==> 01-08: inputs <==
// sram_logger
module sram_logger(
    input         CLK_48MHZ,
    input         RESET,           
    input         READ_CMD,
    input  [79:0] GEIG_DATA,
    input  [79:0] MAG_DATA,
    input  [31:0] SRAM_D_IN,
    output [17:0] SRAM_A,
    output [3:0]  SRAM_SRBS,
    output        SRAM_CE,
    output        SRAM_WE,
    output        SRAM_OE,
    output [15:0] SRAM_D_OUT,
    output        SRAM_D_OE,
    output [15:0] DATA_READ,
    output [17:0] W_ADDRESS,
    output        W_CHIP_SELECT,
    output [17:0] R_ADDRESS,
    output        R_CHIP_SELECT
);
Settings: LEC_CHECK=0, ABC_AREA=0, CAP_MARGIN=25, CORE_MARGIN=2, CORE_UTILIZATION=69, CTS_CLUSTER_SIZE=37, GPL_TIMING_DRIVEN=1, MAX_ROUTING_LAYER=met4, PLACE_DENSITY=0.61, SETUP_SLACK_MARGIN=1.11, SLEW_MARGIN=20, TNS_END_PERCENT=15; clock period 4.87 ns.
run.sh (not shown) runs the stock make flow with config.mk's settings and CLKGATE_MAP_FILE=.
==> 08-24: changes against 01-08 <==
--- a/flow/config.mk
+++ b/flow/config.mk
@@ -9,10 +9,12 @@
 export CAP_MARGIN = 25
-export CORE_MARGIN = 2
-export CORE_UTILIZATION = 69
-export CTS_CLUSTER_SIZE = 37
+export CORE_ASPECT_RATIO = 0.72
+export CORE_MARGIN = 3
+export CORE_UTILIZATION = 72
+export CTS_CLUSTER_DIAMETER = 39
+export CTS_CLUSTER_SIZE = 83
 export GPL_TIMING_DRIVEN = 1
 export MAX_ROUTING_LAYER = met4
-export PLACE_DENSITY = 0.61
-export SETUP_SLACK_MARGIN = 1.11
-export SLEW_MARGIN = 20
+export PLACE_DENSITY_LB_ADDON = 0.29
+export SETUP_SLACK_MARGIN = 0.75
+export SLEW_MARGIN = 0
 export TNS_END_PERCENT = 15
==> flow/constraint.sdc (replaced) <==
create_clock -name core_clock -period 4.9 [get_ports {CLK_48MHZ}]
set_input_delay 0.9800 -clock core_clock [delete_from_list [all_inputs] [get_ports {CLK_48MHZ}]]
set_output_delay 0.9800 -clock core_clock [all_outputs]
set_load 0.01 [all_outputs]
==> 03-12: changes against 01-08 <==
==> flow/config.mk (replaced) <==
export PLATFORM = sky130hd
export DESIGN_NAME = sram_logger
export DESIGN_NICKNAME = sram_logger
export VERILOG_FILES = /design/flow/design.v
export SDC_FILE = /design/flow/constraint.sdc
export NUM_CORES = 4
export LEC_CHECK = 0
export CAP_MARGIN = 20
export CELL_PAD_IN_SITES_GLOBAL_PLACEMENT = 2
export CORE_ASPECT_RATIO = 0.74
export CORE_MARGIN = 2
export CORE_UTILIZATION = 27
export GPL_TIMING_DRIVEN = 0
export PLACE_DENSITY_LB_ADDON = 0.23
export SETUP_SLACK_MARGIN = -0.49
export SLEW_MARGIN = 20
export TNS_END_PERCENT = 100
==> flow/constraint.sdc (replaced) <==
create_clock -name core_clock -period 14.8 [get_ports {CLK_48MHZ}]
set_input_delay 2.9600 -clock core_clock [delete_from_list [all_inputs] [get_ports {CLK_48MHZ}]]
set_output_delay 2.9600 -clock core_clock [all_outputs]
set_load 0.01 [all_outputs]
==> qor summary <==
| quantity | 01-08 | 08-24 | 03-12 |
|---|---|---|---|
| Result of the run | aborted with a tool error | aborted with a tool error | timing/DRC/antenna clean |
| Failing step | global routing | clock tree synthesis | - |
| Row count | 70 | 57 | 96 |
| # hold bufs at CTS | 0 | - | 0 |
| FP Util | 69.6% | 74.1% | 27.3% |
| Detailed Place HPWL | 58,900 µm | 67,800 µm | 74,600 µm |
| Buffers inserted by post-CTS timing repair | 27 | - | 0 |
| Pre-CTS setup slack | -1010 ps | -1430 ps | 3210 ps |
| Cell area after placement | 31,600 µm² | 31,400 µm² | 30,000 µm² |
| Number of clock sinks seen by CTS | 560 | - | 560 |
| Horiz. Die Dim | 196 µm | 227 µm | 360 µm |
| Die Outline Area | 38,300 µm² | 37,500 µm² | 96,400 µm² |
| Placeable core region | 36,400 µm² | 34,200 µm² | 92,800 µm² |
| AO/OA Area Share | 16.0% | 16.0% | 16.0% |
| Simple-gate share of the synthesized area | 11.2% | 11.2% | 11.2% |
| # H-tree levels | 2 | - | 2 |
| Clock Tree Root | sky130_fd_sc_hd__clkbuf_16 | - | sky130_fd_sc_hd__clkbuf_16 |
| Clock buffer depth | 3 | - | 3 |
| CTS resizes | 511 | - | 0 |
| Gpl congestion | 0.971 | 1.09 | 0.860 |
| Cell count after placement | 3,415 | 3,370 | 3,937 |
| Vertical die size | 196 µm | 165 µm | 268 µm |
| TritonCTS buffer count | 55 | - | 61 |

==> build 5: inputs <==
sram_logger again, from the RTL that the note above started with.
// sram_logger
module sram_logger(
    input         CLK_48MHZ,
    input         RESET,           
    input         READ_CMD,
    input  [79:0] GEIG_DATA,
    input  [79:0] MAG_DATA,
    input  [31:0] SRAM_D_IN,
    output [17:0] SRAM_A,
    output [3:0]  SRAM_SRBS,
    output        SRAM_CE,
    output        SRAM_WE,
    output        SRAM_OE,
    output [15:0] SRAM_D_OUT,
    output        SRAM_D_OE,
    output [15:0] DATA_READ,
    output [17:0] W_ADDRESS,
    output        W_CHIP_SELECT,
    output [17:0] R_ADDRESS,
    output        R_CHIP_SELECT
);
clock: 7.65 ns
lec_check: 0
abc_area: 1
cap_margin: 0
cell_pad_in_sites_global_placement: 2
core_margin: 3
core_utilization: 54
cts_cluster_size: 65
gpl_timing_driven: 1
hold_slack_margin: 0.1
max_routing_layer: met4
place_density: 0.52
setup_slack_margin: 2.24
slew_margin: 10
tns_end_percent: 90
==> build 11 (differences from build 5) <==
==> flow/config.mk (replaced) <==
export PLATFORM = sky130hd
export DESIGN_NAME = sram_logger
export DESIGN_NICKNAME = sram_logger
export VERILOG_FILES = /design/flow/design.v
export SDC_FILE = /design/flow/constraint.sdc
export NUM_CORES = 4
export LEC_CHECK = 0
export ABC_AREA = 0
export CAP_MARGIN = 25
export CORE_MARGIN = 2
export CORE_UTILIZATION = 66
export CTS_CLUSTER_SIZE = 52
export GPL_TIMING_DRIVEN = 1
export MAX_ROUTING_LAYER = met4
export PLACE_DENSITY = 0.61
export SETUP_SLACK_MARGIN = 1.1
export SLEW_MARGIN = 20
export TNS_END_PERCENT = 60
==> flow/constraint.sdc (replaced) <==
create_clock -name core_clock -period 4.87 [get_ports {CLK_48MHZ}]
set_input_delay 0.9740 -clock core_clock [delete_from_list [all_inputs] [get_ports {CLK_48MHZ}]]
set_output_delay 0.9740 -clock core_clock [all_outputs]
set_load 0.01 [all_outputs]
==> results <==
Area after synthesis: build 5 is larger than build 11 (4.9%). In build 11 the synthesized cell count is smaller than in build 5, by 24%. In build 5 the die area is larger than in build 11, by 30%. Build 5 ended with an error in 3_1_place_gp_skip_io. Build 11 aborted during 5_1_grt with GRT-0232.

==> run G: inputs <==
sram_logger again, from the RTL that the note above started with.
Settings: LEC_CHECK=0, ABC_AREA=0, CAP_MARGIN=25, CORE_MARGIN=2, CORE_UTILIZATION=69, CTS_CLUSTER_SIZE=83, GPL_TIMING_DRIVEN=1, MAX_ROUTING_LAYER=met4, PLACE_DENSITY=0.67, SLEW_MARGIN=20, TNS_END_PERCENT=15; clock period 4.83 ns.
==> run M (differences from run G) <==
Settings changed: ABC_AREA 0 to unset, CAP_MARGIN 25 to 20, CORE_UTILIZATION 69 to 61, CTS_CLUSTER_SIZE 83 to unset, GPL_TIMING_DRIVEN 1 to unset, MAX_ROUTING_LAYER met4 to unset, PLACE_DENSITY 0.67 to unset, SETUP_SLACK_MARGIN set to 1.64, TNS_END_PERCENT 15 to unset.
==> flow/constraint.sdc (replaced) <==
create_clock -name core_clock -period 6.7 [get_ports {CLK_48MHZ}]
set_input_delay 1.3400 -clock core_clock [delete_from_list [all_inputs] [get_ports {CLK_48MHZ}]]
set_output_delay 1.3400 -clock core_clock [all_outputs]
set_load 0.01 [all_outputs]
==> run A (differences from run G) <==
Settings changed: ABC_AREA 0 to 1, CAP_MARGIN 25 to 0, CELL_PAD_IN_SITES_GLOBAL_PLACEMENT set to 2, CORE_ASPECT_RATIO set to 1.4, CORE_MARGIN 2 to 3, CORE_UTILIZATION 69 to 54, CTS_CLUSTER_SIZE 83 to 54, HOLD_SLACK_MARGIN set to 0.1, PLACE_DENSITY 0.67 to 0.52, SETUP_SLACK_MARGIN set to 2.24, SLEW_MARGIN 20 to 10, TNS_END_PERCENT 15 to 90.
==> flow/constraint.sdc (replaced) <==
create_clock -name core_clock -period 7.65 [get_ports {CLK_48MHZ}]
set_input_delay 1.5300 -clock core_clock [delete_from_list [all_inputs] [get_ports {CLK_48MHZ}]]
set_output_delay 1.5300 -clock core_clock [all_outputs]
set_load 0.01 [all_outputs]
==> run Z (differences from run G) <==
Settings changed: ABC_AREA 0 to 1, CAP_MARGIN 25 to 5, CORE_UTILIZATION 69 to 40, CTS_CLUSTER_SIZE 83 to unset, GPL_ROUTABILITY_DRIVEN set to 0, HOLD_SLACK_MARGIN set to -0.02, MAX_ROUTING_LAYER met4 to unset, PLACE_DENSITY 0.67 to unset, SETUP_SLACK_MARGIN set to 0.33, TNS_END_PERCENT 15 to unset.
==> flow/constraint.sdc (replaced) <==
create_clock -name core_clock -period 9.53 [get_ports {CLK_48MHZ}]
set_input_delay 1.9060 -clock core_clock [delete_from_list [all_inputs] [get_ports {CLK_48MHZ}]]
set_output_delay 1.9060 -clock core_clock [all_outputs]
set_load 0.01 [all_outputs]
==> flow_summary_export.csv <==
group,metric,value,unit
status,status,"aborted with a tool error",
status,haltStage,"global placement without I/O",
status,firstError,"[ERROR GPL-0301] Utilization 101.693 % exceeds 100%.",
logic_synthesis,ys_seq_share,52.7,%
floorplanning,dieArea,0.0520,mm²
The numbers above come from run A.

==> flow_summary_export.csv <==
group,metric,value,unit
logic_synthesis,yosysTopAreaCell,"dfrtp_1",
cts,clock-sinks,560,
logic_synthesis,edf_count,0,
power,totalPowerFinal,7.44,mW
detailed_routing,drt_iter0_markers,2869,
logic_synthesis,mux_share,4.98,%
status,status,"complete, no violations",
The numbers above come from run M.

==> flow_summary_export.csv <==
group,metric,value,unit
status,status,"aborted with a tool error",
status,haltStage,"global routing",
logic_synthesis,area_leaders,"dfrtp_1 48%, nand2_1 6.6%, xnor2_1 6.5%, dfrtn_1 6.2%, mux2i_1 3.5%",
logic_synthesis,postSynthCellCount,2416,
floorplanning,dieArea,0.0383,mm²
logic_synthesis,yosys.area_share.aoi,16.0,%
The numbers above come from run G.

==> flow_summary_export.csv <==
group,metric,value,unit
logic_synthesis,ys_seq_share,52.7,%
status,status,"complete, no violations",
logic_synthesis,yosys.area_share.aoi,9.85,%
floorplanning,dieArea,0.0686,mm²
setup_path,crit_path_top_delay_cell,"clkdlybuf4s50_1",
The numbers above come from run Z.

Power and IR drop assume default switching activity.
